==> build 3: inputs <==
==> flow/design.v (excerpt) <==
module sig_16_hw #(parameter K=16,DWIDTH=32,EXPONENT_WIDTH=8, BIAS=8'd127)(input [DWIDTH-1:0] x_in,input clk,start,rst,output reg valid, output [DWIDTH-1:0] y_out);
Settings: LEC_CHECK=0, ABC_AREA=0, CAP_MARGIN=0, CORE_ASPECT_RATIO=0.72, CORE_MARGIN=2, CORE_UTILIZATION=33, CTS_CLUSTER_DIAMETER=191, GPL_ROUTABILITY_DRIVEN=1, GPL_TIMING_DRIVEN=1, HOLD_SLACK_MARGIN=0.07, MAX_ROUTING_LAYER=met5, MIN_ROUTING_LAYER=met2, PLACE_DENSITY_LB_ADDON=0.17, SLEW_MARGIN=20; clock period 10.0 ns.
run.sh (not shown) runs the stock make flow with config.mk's settings and CLKGATE_MAP_FILE=.
==> trial 9 (differences from build 3) <==
Settings changed: ABC_AREA 0 to 1, CAP_MARGIN 0 to 20, CORE_ASPECT_RATIO 0.72 to not set, CORE_UTILIZATION 33 to 68, CTS_CLUSTER_DIAMETER 191 to not set, GPL_ROUTABILITY_DRIVEN 1 to not set, GPL_TIMING_DRIVEN 1 to not set, HOLD_SLACK_MARGIN 0.07 to not set, MAX_ROUTING_LAYER met5 to not set, MIN_ROUTING_LAYER met2 to not set, PLACE_DENSITY_LB_ADDON 0.17 to not set, SETUP_SLACK_MARGIN set to 1.71.
==> flow/constraint.sdc (replaced) <==
create_clock -name core_clock -period 5.93 [get_ports {clk}]
set_input_delay 1.1860 -clock core_clock [delete_from_list [all_inputs] [get_ports {clk}]]
set_output_delay 1.1860 -clock core_clock [all_outputs]
set_load 0.01 [all_outputs]
==> trial 24 (differences from build 3) <==
Settings changed: CELL_PAD_IN_SITES_DETAIL_PLACEMENT set to 2, CELL_PAD_IN_SITES_GLOBAL_PLACEMENT set to 2, CORE_ASPECT_RATIO 0.72 to not set, CORE_UTILIZATION 33 to 52, CTS_CLUSTER_DIAMETER 191 to not set, CTS_CLUSTER_SIZE set to 61, GPL_ROUTABILITY_DRIVEN 1 to 0, GPL_TIMING_DRIVEN 1 to not set, HOLD_SLACK_MARGIN 0.07 to not set, MAX_ROUTING_LAYER met5 to met4, PLACE_DENSITY_LB_ADDON 0.17 to 0.24, SLEW_MARGIN 20 to 25, TNS_END_PERCENT set to 20.
==> flow_summary.toml <==
# implementation run metrics
[status]
status = "did not finish"
flow.stopped_at = "detailed placement (3_5_place_dp)"
error_message = "[ERROR DPL-0033] detailed placement checks failed during check placement."

[die]
die_w_um = 176.3
# the run above: trial 24

==> flow_summary.toml <==
# physical design summary
[status]
status = "timing/DRC/antenna clean"

[die]
dieArea_sq_um = 48540
die_w_um = 258.9

[sta]
maxSlewViolCount = 0
# the run above: build 3

==> flow_summary.toml <==
# physical design summary
[status]
status = "complete, but fails checks"
so.violations = "negative setup slack"

[die]
die_w_um = 155.0
die_y_um = 155.0

[sta]
fin_ws_ns = -0.1312
setup_violations = 4

[logic_synthesis]
ys_types = 61

[routing]
antenna_cells = 0
# the run above: trial 9


---

==> inputs of branch amber <==
Starting RTL as in the previous note.
clock: 5.43 ns
lec_check: 0
abc_area: 1
cap_margin: 20
cell_pad_in_sites_detail_placement: 0
core_margin: 2
core_utilization: 68
cts_cluster_diameter: 189
gpl_routability_driven: 0
gpl_timing_driven: 1
max_routing_layer: met4
place_density_lb_addon: 0.02
setup_slack_margin: 0.1
slew_margin: 20
tns_end_percent: 50
==> inputs of branch delta, as changes to branch amber <==
ABC_AREA = not set   (was 1)
CELL_PAD_IN_SITES_DETAIL_PLACEMENT = not set   (was 0)
CORE_UTILIZATION = 40   (was 68)
CTS_CLUSTER_DIAMETER = not set   (was 189)
GPL_TIMING_DRIVEN = 0   (was 1)
MAX_ROUTING_LAYER = not set   (was met4)
PLACE_DENSITY_LB_ADDON = not set   (was 0.02)
SETUP_SLACK_MARGIN = not set   (was 0.1)
TNS_END_PERCENT = not set   (was 50)
==> flow/constraint.sdc (replaced) <==
create_clock -name core_clock -period 10.0 [get_ports {clk}]
set_input_delay 2.0000 -clock core_clock [delete_from_list [all_inputs] [get_ports {clk}]]
set_output_delay 2.0000 -clock core_clock [all_outputs]
set_load 0.01 [all_outputs]
==> summary of the runs <==
In branch delta the cell area is smaller than in branch amber, by 2.6%. Between branch delta and branch amber, the lower power is in branch delta (gap about 50%, measured against branch amber). Between branch delta and branch amber, the lower via count is in branch delta (gap 8.4%, measured against branch amber). First-iteration DRC count: branch amber is higher than branch delta (about 34%). Of branch amber and branch delta, branch delta has the higher setup slack (gap 2.8 ns). In branch delta the clock-buffer cell count is lower than in branch amber, by 3. Between branch delta and branch amber, the lower routed wire length is in branch amber (gap 4.8%, measured against branch amber). Of branch amber and branch delta, branch amber has the higher critical path depth (gap 20). In branch delta the synthesized area is lower than in branch amber, by about 0.44%. In branch delta the non-clock buffer count is higher than in branch amber, by 56. Branch delta finished clean. Branch amber finished but failed the layout checks on negative setup slack.
==> figures <==
                                                             branch delta                 branch amber
Outcome                                          timing/DRC/antenna clean              failed layout checks
Violated checks                                                         -         negative setup slack
Overall power after layout                                        2.23 mW                      4.42 mW
Global router's overall resource usage                              22.9%                        36.7%
Met2 track demand over resource                                     39.6%                        62.8%
Worst flop-to-flop path startpoint            subtractor_neg_2nd.b_exp[0]  subtractor_neg_2nd.b_exp[1]
Sum of routed wire segments on met1                               20.7 mm                      17.1 mm
Post-place setup slack                                            2.75 ns                    -0.114 ns
Total met2 wirelength after detailed routing                      23.2 mm                      22.3 mm
Routing usage on met1                                               30.1%                        42.6%
Cell with the most instances after synthesis      sky130_fd_sc_hd__nor2_1     sky130_fd_sc_hd__nand2_1
Height of the chip                                                 200 um                       155 um
Average instance area after synthesis                           8.30 um^2                    6.75 um^2
Core box area                                                  37800 um^2                   22500 um^2
Number of logged tool warnings                                         37                           39
Post-detail-place hpwl                                            38.0 mm                      31.8 mm
Aggregate negative setup slack                                       0 ns                     -1.43 ns
Filler instances                                                     3758                         1581
Met3 Resource Use GR                                                2.09%                        4.35%
Met3 routed wirelength                                            2.79 mm                      3.88 mm
Global-route wire length before repair                            75.5 mm                      70.3 mm

---

==> run a <==
sig_16_hw again, from the RTL that the note above started with.
Design sig_16_hw, start of the top module:
module sig_16_hw #(parameter K=16,DWIDTH=32,EXPONENT_WIDTH=8, BIAS=8'd127)(input [DWIDTH-1:0] x_in,input clk,start,rst,output reg valid, output [DWIDTH-1:0] y_out);
clock: 7.8 ns
lec_check: 0
abc_area: 1
cap_margin: 20
cell_pad_in_sites_detail_placement: 1
core_aspect_ratio: 0.81
core_margin: 7
core_utilization: 35
cts_cluster_diameter: 51
cts_cluster_size: 77
gpl_routability_driven: 0
gpl_timing_driven: 0
max_routing_layer: met4
place_density_lb_addon: 0.09
setup_slack_margin: -0.55
slew_margin: 0
tns_end_percent: 25
==> run b: changes against run a <==
CELL_PAD_IN_SITES_DETAIL_PLACEMENT = unset   (was 1)
CORE_ASPECT_RATIO = unset   (was 0.81)
CORE_MARGIN = 2   (was 7)
CORE_UTILIZATION = 72   (was 35)
CTS_CLUSTER_DIAMETER = unset   (was 51)
CTS_CLUSTER_SIZE = unset   (was 77)
GPL_ROUTABILITY_DRIVEN = unset   (was 0)
GPL_TIMING_DRIVEN = unset   (was 0)
MAX_ROUTING_LAYER = unset   (was met4)
PLACE_DENSITY = 0.66   (was unset)
PLACE_DENSITY_LB_ADDON = unset   (was 0.09)
SETUP_SLACK_MARGIN = unset   (was -0.55)
SLEW_MARGIN = 20   (was 0)
TNS_END_PERCENT = unset   (was 25)
==> flow/constraint.sdc (replaced) <==
create_clock -name core_clock -period 5.27 [get_ports {clk}]
set_input_delay 1.0540 -clock core_clock [delete_from_list [all_inputs] [get_ports {clk}]]
set_output_delay 1.0540 -clock core_clock [all_outputs]
set_load 0.01 [all_outputs]
==> run c: changes against run a <==
CELL_PAD_IN_SITES_DETAIL_PLACEMENT = unset   (was 1)
CORE_ASPECT_RATIO = unset   (was 0.81)
CORE_MARGIN = 2   (was 7)
CORE_UTILIZATION = 70   (was 35)
CTS_CLUSTER_DIAMETER = unset   (was 51)
CTS_CLUSTER_SIZE = 36   (was 77)
GPL_ROUTABILITY_DRIVEN = unset   (was 0)
GPL_TIMING_DRIVEN = unset   (was 0)
HOLD_SLACK_MARGIN = -0.09   (was unset)
PLACE_DENSITY = 0.65   (was unset)
PLACE_DENSITY_LB_ADDON = unset   (was 0.09)
SETUP_SLACK_MARGIN = -0.27   (was -0.55)
SLEW_MARGIN = 20   (was 0)
TNS_END_PERCENT = unset   (was 25)
==> flow/constraint.sdc (replaced) <==
create_clock -name core_clock -period 4.86 [get_ports {clk}]
set_input_delay 0.9720 -clock core_clock [delete_from_list [all_inputs] [get_ports {clk}]]
set_output_delay 0.9720 -clock core_clock [all_outputs]
set_load 0.01 [all_outputs]
==> results_dict.tcl <==
# implementation run metrics
set metrics [dict create \
    cts-buffers-inserted 23 \
    status "stopped before the end" \
    fp.coreArea_um2 21800 \
    cts_setup_buffers 47 \
    stop_stage "global routing (5_1_grt)" \
    tool.error "[ERROR GRT-0232] Routing congestion too high. Check the congestion heatmap in the GUI." \
    use_met3_pct 70.4 \
    grt_use_met1_pct 81.5 \
    grt_usage_pct 82.8 \
]
-- figures above: run c

==> results_dict.tcl <==
# metrics dict for downstream scripts
set metrics [dict create \
    final_nets 2485 \
    grt_usage_pct 40.8 \
    use_met3_pct 6.73 \
    fin_ws_ns -1.23 \
    failed_checks "negative setup slack" \
    logic_family "simple AND/OR/NAND/NOR gates" \
    cts_setup_buffers 6 \
    cts-buffers-inserted 23 \
    status "complete, but fails checks" \
    setup_viol 24 \
    fp.coreArea_um2 21100 \
]
-- figures above: run b

==> results_dict.tcl <==
# metrics dict for downstream scripts
set metrics [dict create \
    status "complete, no violations" \
    grt_use_met1_pct 29.4 \
    fp.coreArea_um2 43800 \
    grt_usage_pct 22.1 \
    cts-buffers-inserted 24 \
]
-- figures above: run a

Power figures rest on the tool's default switching activity, not on a simulated workload.
